==> run a <==
// riscv_cpu
module riscv_cpu(
	input  rst,
	input  clk,
	output reg [31:0] PC,
	output Inst_Req_Valid,
	input Inst_Req_Ack,
	input  [31:0] Instruction,
	input Inst_Valid,
	output Inst_Ack,
	output [31:0] Address,
	output MemWrite,
	output [31:0] Write_data,
	output [3:0] Write_strb,
	output MemRead,
	input Mem_Req_Ack,
	input  [31:0] Read_data,
	input Read_data_Valid,
	output Read_data_Ack
);
reg [31:0] IR ;
reg [31:0] MDR;
reg [31:0] PC_reg;
reg [31:0] ALU_reg;
reg [31:0] RF_reg1;
reg [31:0] RF_reg2;
wire RegWrite_Valid;
wire MemRead_Valid ;
wire MemWrite_Valid;
wire [31:0] ALUResult;
wire        zero     ;
wire [31:0] PCset   ;
wire [31:0] PCadd4  ;
wire [31:0] PCoffset;
wire [31:0] signextend_out;
wire [31:0] zeroextend_out;
wire [31:0] shiftleft2_out;
wire [31:0]sext;
wire [31:0]sext_b;
wire [31:0]sext_u;
wire [9:0]ALUOp;
wire [2:0]ALUSrcA;
wire [2:0]ALUSrcB;
wire [3:0]RegSrc;
wire [1:0]Branch;
wire      Reg_Write;   
wire      RegWrite;
wire      BranchPerf;
wire [7:0]MemSrc;
wire      DataRead; 
wire      PCWrite;
wire      IRWrite;
wire      PCSrc;
wire [4 :0] RF_waddr ;
wire [4 :0] RF_raddr1;
wire [4 :0] RF_raddr2;
wire        RF_wen   ;
wire [31:0] RF_wdata ;
wire [31:0] RF_rdata1;
wire [31:0] RF_rdata2;
wire [31:0] ALU_data1;
wire [31:0] ALU_data2;
wire [31:0] MemOutput;
wire [31:0] RegOutput;
wire IR_wen;
assign IR_wen = ~DataRead & IRWrite;
always @(posedge clk) 
begin
    IR <= IR_wen ? Instruction : IR;
end
always @(posedge clk) 
begin
    MDR <= DataRead ? Read_data : MDR;
end
always @(posedge clk) 
begin
    ALU_reg <= ALUResult;
end
always @(posedge clk) 
begin
    RF_reg1 <= RF_rdata1;
end
always @(posedge clk) 
begin
    RF_reg2 <= RF_rdata2;
end
always @(posedge clk) 
begin
    if(rst)
        PC_reg <= PC_reg;
    else
        PC_reg <= PC;
end
always@(posedge clk) 
begin
    if(rst)
         PC <= 32'd0;
    else                  
        PC <= (PCWrite | BranchPerf) ? PCset : PC;           
end
assign BranchPerf = (Branch[0] & zero) | (Branch[1] &~zero);
assign PCset = PCSrc ? ALUResult : ALU_reg; 
control Control(
    clk,
  ...
==> flow/config.mk <==
export PLATFORM = sky130hd
export DESIGN_NAME = riscv_cpu
export DESIGN_NICKNAME = riscv_cpu
export VERILOG_FILES = /design/flow/design.v
export SDC_FILE = /design/flow/constraint.sdc
export NUM_CORES = 4
export LEC_CHECK = 0
export CAP_MARGIN = 20
export CORE_MARGIN = 2
export CORE_UTILIZATION = 64
export CTS_CLUSTER_SIZE = 46
export PLACE_DENSITY_LB_ADDON = 0.02
export SETUP_SLACK_MARGIN = 1.49
export SLEW_MARGIN = 20
==> flow/constraint.sdc <==
create_clock -name core_clock -period 5.72 [get_ports {clk}]
set_input_delay 1.1440 -clock core_clock [delete_from_list [all_inputs] [get_ports {clk}]]
set_output_delay 1.1440 -clock core_clock [all_outputs]
set_load 0.01 [all_outputs]
run.sh (not shown) runs the stock make flow with config.mk's settings and CLKGATE_MAP_FILE=.
==> run b (differences from run a) <==
CORE_UTILIZATION = 31   (was 64)
CTS_CLUSTER_SIZE = not set   (was 46)
PLACE_DENSITY_LB_ADDON = not set   (was 0.02)
SETUP_SLACK_MARGIN = not set   (was 1.49)
==> flow/constraint.sdc (replaced) <==
create_clock -name core_clock -period 8.04 [get_ports {clk}]
set_input_delay 1.6080 -clock core_clock [delete_from_list [all_inputs] [get_ports {clk}]]
set_output_delay 1.6080 -clock core_clock [all_outputs]
set_load 0.01 [all_outputs]
==> run c (differences from run a) <==
ABC_AREA = 1   (was not set)
CAP_MARGIN = 30   (was 20)
CORE_UTILIZATION = 40   (was 64)
CTS_CLUSTER_SIZE = 14   (was 46)
PLACE_DENSITY_LB_ADDON = not set   (was 0.02)
SETUP_SLACK_MARGIN = not set   (was 1.49)
==> flow/constraint.sdc (replaced) <==
create_clock -name core_clock -period 8.5 [get_ports {clk}]
set_input_delay 1.7000 -clock core_clock [delete_from_list [all_inputs] [get_ports {clk}]]
set_output_delay 1.7000 -clock core_clock [all_outputs]
set_load 0.01 [all_outputs]
==> reports/highlights.md <==
• timing/DRC/antenna clean — status
• 0 — Post-CTS Setup Repair Bufs
• 37.65% — Global Route Usage Sum
• 158 — Site Rows
• 0 — residual overflow from global routing
• 0.07457 sq mm — Cell Area, Synth
• 435.8 um — x dimension of the die
• 0.1854 sq mm — core region area
• 435.8 um — die height
# the run above: run c

==> reports/highlights.md <==
• 83.67% — Global Route Usage Sum
• 182 — residual overflow from global routing
• did not finish — status
• 0.1122 sq mm — core region area
• [ERROR GRT-0232] Routing congestion too high. Check the congestion heatmap in the GUI. — tool error
• 0.07216 sq mm — Cell Area, Synth
• global routing (5_1_grt) — step where the flow halted
• 123 — Site Rows
# the run above: run a

==> reports/highlights.md <==
• timing/DRC/antenna clean — status
• 25.97% — Global Route Usage Sum
• 0.07216 sq mm — Cell Area, Synth
• 177 — Site Rows
• 0 — residual overflow from global routing
• 0 — Post-CTS Setup Repair Bufs
# the run above: run b


========
==> inputs of lagoon <==
riscv_cpu again, from the RTL that the note above started with.
export LEC_CHECK = 0
export CAP_MARGIN = 40
export CELL_PAD_IN_SITES_DETAIL_PLACEMENT = 0
export CORE_MARGIN = 2
export CORE_UTILIZATION = 61
export CTS_CLUSTER_SIZE = 38
export HOLD_SLACK_MARGIN = 0.28
export MIN_ROUTING_LAYER = met1
export PLACE_DENSITY_LB_ADDON = 0.01
export SETUP_SLACK_MARGIN = 1.47
export SLEW_MARGIN = 20
export TNS_END_PERCENT = 70
create_clock -name core_clock -period 5.94 [get_ports {clk}]
==> inputs of raven, as changes to lagoon <==
Settings changed: CAP_MARGIN 40 to 20, CELL_PAD_IN_SITES_DETAIL_PLACEMENT 0 to default, CORE_UTILIZATION 61 to 64, CTS_CLUSTER_SIZE 38 to default, HOLD_SLACK_MARGIN 0.28 to default, MAX_ROUTING_LAYER from default to met4, MIN_ROUTING_LAYER met1 to default, PLACE_DENSITY_LB_ADDON 0.01 to default, SETUP_SLACK_MARGIN 1.47 to -0.38, TNS_END_PERCENT 70 to default.
==> flow/constraint.sdc (replaced) <==
create_clock -name core_clock -period 5.72 [get_ports {clk}]
set_input_delay 1.1440 -clock core_clock [delete_from_list [all_inputs] [get_ports {clk}]]
set_output_delay 1.1440 -clock core_clock [all_outputs]
set_load 0.01 [all_outputs]
==> qor summary <==
Standard cell area after detailed placement: raven 82,100 um2; lagoon 81,900 um2
Status: raven aborted with a tool error; lagoon finished with violations
Last stage reached: raven 5_1_grt; lagoon -
Layout check failures: raven -; lagoon setup timing
Share of the synthesized area in the top cell type: raven 46.6%; lagoon 46.6%
Overall die height: raven 340 um; lagoon 348 um
Core Area: raven 112,000 um2; lagoon 118,000 um2
Number of instances in the placed design: raven 7,941; lagoon 7,918
Die boundary width: raven 340 um; lagoon 348 um
Post-placement setup slack: raven -1.30 ns; lagoon -0.839 ns
Starting density of the core: raven 64.3%; lagoon 61.3%
Final weighted congestion in routability-driven placement: raven 1.21; lagoon 1.16
Post-CTS setup-driven buffer insertion count: raven 60; lagoon 43
HPWL after DPL: raven 229,000 um; lagoon 219,000 um
Number of rows in the core area: raven 123; lagoon 126
Quantity of gates resized following cts: raven 184; lagoon 275
Chip area: raven 115,000 um2; lagoon 121,000 um2

========
==> inputs of run X <==
riscv_cpu again, from the RTL that the note above started with.
==> flow/config.mk <==
export PLATFORM = sky130hd
export DESIGN_NAME = riscv_cpu
export DESIGN_NICKNAME = riscv_cpu
export VERILOG_FILES = /design/flow/design.v
export SDC_FILE = /design/flow/constraint.sdc
export NUM_CORES = 4
export LEC_CHECK = 0
export CAP_MARGIN = 20
export CORE_MARGIN = 2
export CORE_UTILIZATION = 57
export CTS_CLUSTER_SIZE = 34
export HOLD_SLACK_MARGIN = 0.27
export PLACE_DENSITY_LB_ADDON = 0.03
export SETUP_SLACK_MARGIN = 1.37
export SLEW_MARGIN = 20
export TNS_END_PERCENT = 60
==> flow/constraint.sdc <==
create_clock -name core_clock -period 4.7 [get_ports {clk}]
set_input_delay 0.9400 -clock core_clock [delete_from_list [all_inputs] [get_ports {clk}]]
set_output_delay 0.9400 -clock core_clock [all_outputs]
set_load 0.01 [all_outputs]
==> run M (differences from run X) <==
Settings changed: CORE_UTILIZATION 57 to 40, CTS_CLUSTER_SIZE 34 to default, HOLD_SLACK_MARGIN 0.27 to default, PLACE_DENSITY_LB_ADDON 0.03 to default, SETUP_SLACK_MARGIN 1.37 to default, TNS_END_PERCENT 60 to default.
==> flow/constraint.sdc (replaced) <==
create_clock -name core_clock -period 5.92 [get_ports {clk}]
set_input_delay 1.1840 -clock core_clock [delete_from_list [all_inputs] [get_ports {clk}]]
set_output_delay 1.1840 -clock core_clock [all_outputs]
set_load 0.01 [all_outputs]
==> run K (differences from run X) <==
Settings changed: CAP_MARGIN 20 to 40, CELL_PAD_IN_SITES_DETAIL_PLACEMENT from default to 0, CORE_UTILIZATION 57 to 58, CTS_CLUSTER_SIZE 34 to default, HOLD_SLACK_MARGIN 0.27 to default, MIN_ROUTING_LAYER from default to met1, PLACE_DENSITY_LB_ADDON 0.03 to 0.04, SETUP_SLACK_MARGIN 1.37 to 1.47, TNS_END_PERCENT 60 to 70.
==> flow/constraint.sdc (replaced) <==
create_clock -name core_clock -period 5.17 [get_ports {clk}]
set_input_delay 1.0340 -clock core_clock [delete_from_list [all_inputs] [get_ports {clk}]]
set_output_delay 1.0340 -clock core_clock [all_outputs]
set_load 0.01 [all_outputs]
==> comparison table <==
| metric | run M | run X | run K |
|---|---|---|---|
| Largest net degree at the start of global routing | 76 | 133 | 91 |
| Area delta synth->final | 22.7% | 28.1% | 26.5% |
| Highest net fanout along the worst path | 7 | 6 | 23 |
| Floorplan core density | 40.4% | 57.5% | 58.4% |
| GR Layer Usage met1 | 42.9% | 60.5% | 62.0% |
| Routed vias | 57246 | 64683 | 66614 |
| Footprint of the flip-flops and latches | 0.0364 mm2 | 0.0364 mm2 | 0.0364 mm2 |
| Slack of the worst reg-to-reg path | -0.54 ns | -1.79 ns | -1.37 ns |
| HPWL reported at the end of detailed placement | 232000 um | 220000 um | 231000 um |
| Proportion of total power due to net switching | 28.7% | 30.5% | 31.2% |
| Min-delay src | Control.current_state[5] | rst | Control.current_state[8] |
| Clock buf/inv share | 5.16% | 4.65% | 4.72% |
| Critical path startpoint | PC[3] | IR[5] | Control.current_state[1] |
| Run status | finished with violations | finished with violations | finished with violations |
| Reasons for failing layout checks | setup timing | setup timing | setup timing |
| Die Outline Area | 0.184 mm2 | 0.129 mm2 | 0.127 mm2 |
| Combinational share of cell area | 38.3% | 38.5% | 38.7% |
| Total internal power | 17100 uW | 21300 uW | 19400 uW |
| Warning total across the stage logs | 95 | 103 | 98 |
| Share of total power in the clock network | 36.6% | 35.4% | 35.5% |
| Cell depth of the worst flop-to-flop path | 24 | 28 | 29 |
Power is estimated from default activity; no workload was simulated.
